Design axi_dma_controller, start of the top module:
module axi_dma_controller #(
    parameter int ADDR_WD = 32,
    parameter int DATA_WD = 32,
    parameter int CHANNEL_COUNT = 8,  
    parameter int MAX_BURST_LEN = 16,  
    localparam int STRB_WD = DATA_WD / 8
) (
    input wire                    clk,
    input wire                    rst,
    input wire                    cmd_valid,
    input wire [ADDR_WD-1:0]      cmd_src_addr,
    input wire [ADDR_WD-1:0]      cmd_dst_addr,
    input wire [1:0]              cmd_burst,
    input wire [ADDR_WD-1:0]      cmd_len,
    input wire [2:0]              cmd_size,
    output wire                   cmd_ready,
    output wire                   M_AXI_ARVALID,
    output wire [ADDR_WD-1:0]     M_AXI_ARADDR,
    output wire [7:0]             M_AXI_ARLEN,
    output wire [2:0]             M_AXI_ARSIZE,
    output wire [1:0]             M_AXI_ARBURST,
    input wire                    M_AXI_ARREADY,
    input wire                    M_AXI_RVALID,
    input wire [DATA_WD-1:0]      M_AXI_RDATA,
    input wire [1:0]              M_AXI_RRESP,
    input wire                    M_AXI_RLAST,
    output wire                   M_AXI_RREADY,
    output wire                   M_AXI_AWVALID,
    output wire [ADDR_WD-1:0]     M_AXI_AWADDR,
  ...
Size in the first run: ~2000 flip-flops, ~280 I/O pins, roughly 93000 sq um of cells after synthesis.
Settings: LEC_CHECK=0, CAP_MARGIN=20, CELL_PAD_IN_SITES_DETAIL_PLACEMENT=2, CELL_PAD_IN_SITES_GLOBAL_PLACEMENT=0, CORE_ASPECT_RATIO=1.15, CORE_MARGIN=2, CORE_UTILIZATION=65, CTS_CLUSTER_SIZE=81, PLACE_DENSITY_LB_ADDON=0.1, SETUP_SLACK_MARGIN=-0.63, SLEW_MARGIN=40, TNS_END_PERCENT=20; clock period 20.6 ns.
run.sh (not shown) runs the stock make flow with config.mk's settings and CLKGATE_MAP_FILE=.
The starting point aborted during detailed placement.
==> next run, changes <==
CELL_PAD_IN_SITES_DETAIL_PLACEMENT = not set   (was 2)
CELL_PAD_IN_SITES_GLOBAL_PLACEMENT = not set   (was 0)
CORE_ASPECT_RATIO = not set   (was 1.15)
CORE_UTILIZATION = 40   (was 65)
CTS_CLUSTER_SIZE = not set   (was 81)
PLACE_DENSITY_LB_ADDON = not set   (was 0.1)
SETUP_SLACK_MARGIN = not set   (was -0.63)
SLEW_MARGIN = 20   (was 40)
TNS_END_PERCENT = not set   (was 20)
clock period = 11.7 ns   (was 20.6 ns; I/O delays follow)
With this change the flow ran to the end with no violations.
Synthesized area stays the same.
Synthesized cell count stays the same.
Die size went up by 62%.
==> next run, changes <==
ABC_AREA = 1   (was not set)
CORE_UTILIZATION = 70   (was 40)
SETUP_SLACK_MARGIN = -0.17   (was not set)
clock period = 3.75 ns   (was 11.7 ns; I/O delays follow)
The changed run failed in global routing.
Synthesized area is higher by 1.5%.
Synthesized cell count went up by 49%.
Die size fell by 42%.
==> next run, changes <==
ABC_AREA = not set   (was 1)
CORE_UTILIZATION = 40   (was 70)
SETUP_SLACK_MARGIN = not set   (was -0.17)
clock period = 12.0 ns   (was 3.75 ns; I/O delays follow)
Now the flow ran to the end with no violations; area after synthesis came out lower by 1.5%; die size came out higher by 72%; synthesized cell count came out lower by 33%.
==> next run, changes <==
CORE_UTILIZATION = 57   (was 40)
clock period = 8.75 ns   (was 12.0 ns; I/O delays follow)
The changed run finished with setup timing left.
Core utilization rose by 25 points.
Sequential power rose by well over a third.
Cell count fell slightly.
Power rose by well over a third.
Hold slack gets better by 19 ps.
Die area fell by a quarter to a third.
Non-clock buffer count rose by 775.
==> next run, changes <==
ABC_AREA = 1   (was not set)
CORE_ASPECT_RATIO = 1.32   (was not set)
CORE_UTILIZATION = 72   (was 57)
TNS_END_PERCENT = 50   (was not set)
clock period = 4.18 ns   (was 8.75 ns; I/O delays follow)
With this change the flow ended with an error in global routing.
Area after synthesis goes up by 1.5%.
Die size goes down by 19%.
Synthesized cell count goes up by 49%.

---

== run A ==
Starting RTL as in the previous note.
Design axi_dma_controller, start of the top module:
module axi_dma_controller #(
    parameter int ADDR_WD = 32,
    parameter int DATA_WD = 32,
    parameter int CHANNEL_COUNT = 8,  
    parameter int MAX_BURST_LEN = 16,  
    localparam int STRB_WD = DATA_WD / 8
) (
    input wire                    clk,
    input wire                    rst,
    input wire                    cmd_valid,
    input wire [ADDR_WD-1:0]      cmd_src_addr,
    input wire [ADDR_WD-1:0]      cmd_dst_addr,
    input wire [1:0]              cmd_burst,
    input wire [ADDR_WD-1:0]      cmd_len,
    input wire [2:0]              cmd_size,
    output wire                   cmd_ready,
    output wire                   M_AXI_ARVALID,
    output wire [ADDR_WD-1:0]     M_AXI_ARADDR,
    output wire [7:0]             M_AXI_ARLEN,
    output wire [2:0]             M_AXI_ARSIZE,
    output wire [1:0]             M_AXI_ARBURST,
    input wire                    M_AXI_ARREADY,
    input wire                    M_AXI_RVALID,
    input wire [DATA_WD-1:0]      M_AXI_RDATA,
    input wire [1:0]              M_AXI_RRESP,
    input wire                    M_AXI_RLAST,
    output wire                   M_AXI_RREADY,
    output wire                   M_AXI_AWVALID,
    output wire [ADDR_WD-1:0]     M_AXI_AWADDR,
    output wire [7:0]             M_AXI_AWLEN,
    output wire [2:0]             M_AXI_AWSIZE,
    output wire [1:0]             M_AXI_AWBURST,
    input wire                    M_AXI_AWREADY,
    output wire                   M_AXI_WVALID,
    output wire [DATA_WD-1:0]     M_AXI_WDATA,
    output wire [STRB_WD-1:0]     M_AXI_WSTRB,
    output wire                   M_AXI_WLAST,
    input wire                    M_AXI_WREADY,
    input wire                    M_AXI_BVALID,
    input wire [1:0]              M_AXI_BRESP,
    output wire                   M_AXI_BREADY
);
Settings: LEC_CHECK=0, ABC_AREA=1, CAP_MARGIN=20, CORE_ASPECT_RATIO=1.19, CORE_MARGIN=2, CORE_UTILIZATION=72, CTS_CLUSTER_DIAMETER=400, PLACE_DENSITY_LB_ADDON=0.01, SLEW_MARGIN=20, TNS_END_PERCENT=50; clock period 4.18 ns.
Run A did not run to completion, as it errored out during global routing (5_1_grt).
For run B, these inputs were changed with respect to run A:
Settings: removing TNS_END_PERCENT (formerly 50); changing CORE_UTILIZATION from 72 to 70; removing CTS_CLUSTER_DIAMETER (formerly 400); removing PLACE_DENSITY_LB_ADDON (formerly 0.01); removing ABC_AREA (formerly 1); removing CORE_ASPECT_RATIO (formerly 1.19); changing the clock period (ns, I/O delays scaled along) from 4.18 to 11.7.
--- outcome ---
- Across run A and run B, a clean result was obtained everywhere but in run A.
- Run B improves on run A in synthesized area.
- Relative to run A, run B degrades overall chip area.
#### Input delta (run C over run B)
Settings: CTS_CLUSTER_SIZE now 32, previously not set; SETUP_SLACK_MARGIN now 1.88, previously not set; CORE_UTILIZATION now 69, was 70; the clock period (ns, I/O delays scaled along) now 6.48, was 11.7.
--- outcome ---
Stage in which a tool error killed run C: global routing (5_1_grt).
Delta (run C minus run B): y dimension of the die rose by about 0.7%; H-tree level count stayed essentially flat; number of cells in the design after placement rose by 615; number of clock buffers inserted by TritonCTS rose by about 1%.
The area after detailed placement in run C sits 6.0% above the value recorded for run B.
Summary — estimated wirelength of the detail-placed design, run C relative to run B: higher, by about 20%.
In run C relative to run B, horizontal die size had gone up slightly.
Higher placer's final routability congestion estimate goes to run C over run B.
Run B has lower number of core rows than run C.
Relative to run B, number of instances resized during post-cts repair increased by 258 in run C.
Cmp run C and run B / worst setup slack after placement / higher: run B
Input-level comparison between run D and run C:
Settings: ABC_AREA newly set to 1; CORE_UTILIZATION changed from 69 to 68; SETUP_SLACK_MARGIN removed (was 1.88); HOLD_SLACK_MARGIN newly set to 0.28; CTS_CLUSTER_SIZE changed from 32 to 15.
--- outcome ---
Area of the mapped netlist is higher on run D. Run D vs run C: post-synthesis instance total up. Reported for run D and run C, number of enable flip-flop cells turned out identical to the last digit. Re placement-stage cell area: run D and run C aren't equal, and the higher value belongs to run D. Between run C and run D, post-synthesis share of cell area spent on and-or and or-and gates increased. Delta (run D minus run C): flip-flop and latch count after synthesis essentially unchanged, post-DP HPWL decreased 12 mm. STATUS run=run D STAGES=ALL_DONE FINAL_CHECKS=FAILED CAUSE=negative setup slack. Compared run D against run C; area fraction in full adders, half adders and majority gates within noise. In the flow results for run D and run C, the yosys synthesis chip area is larger on run D.
No activity file was given, so power comes from the tool's default toggle rates.
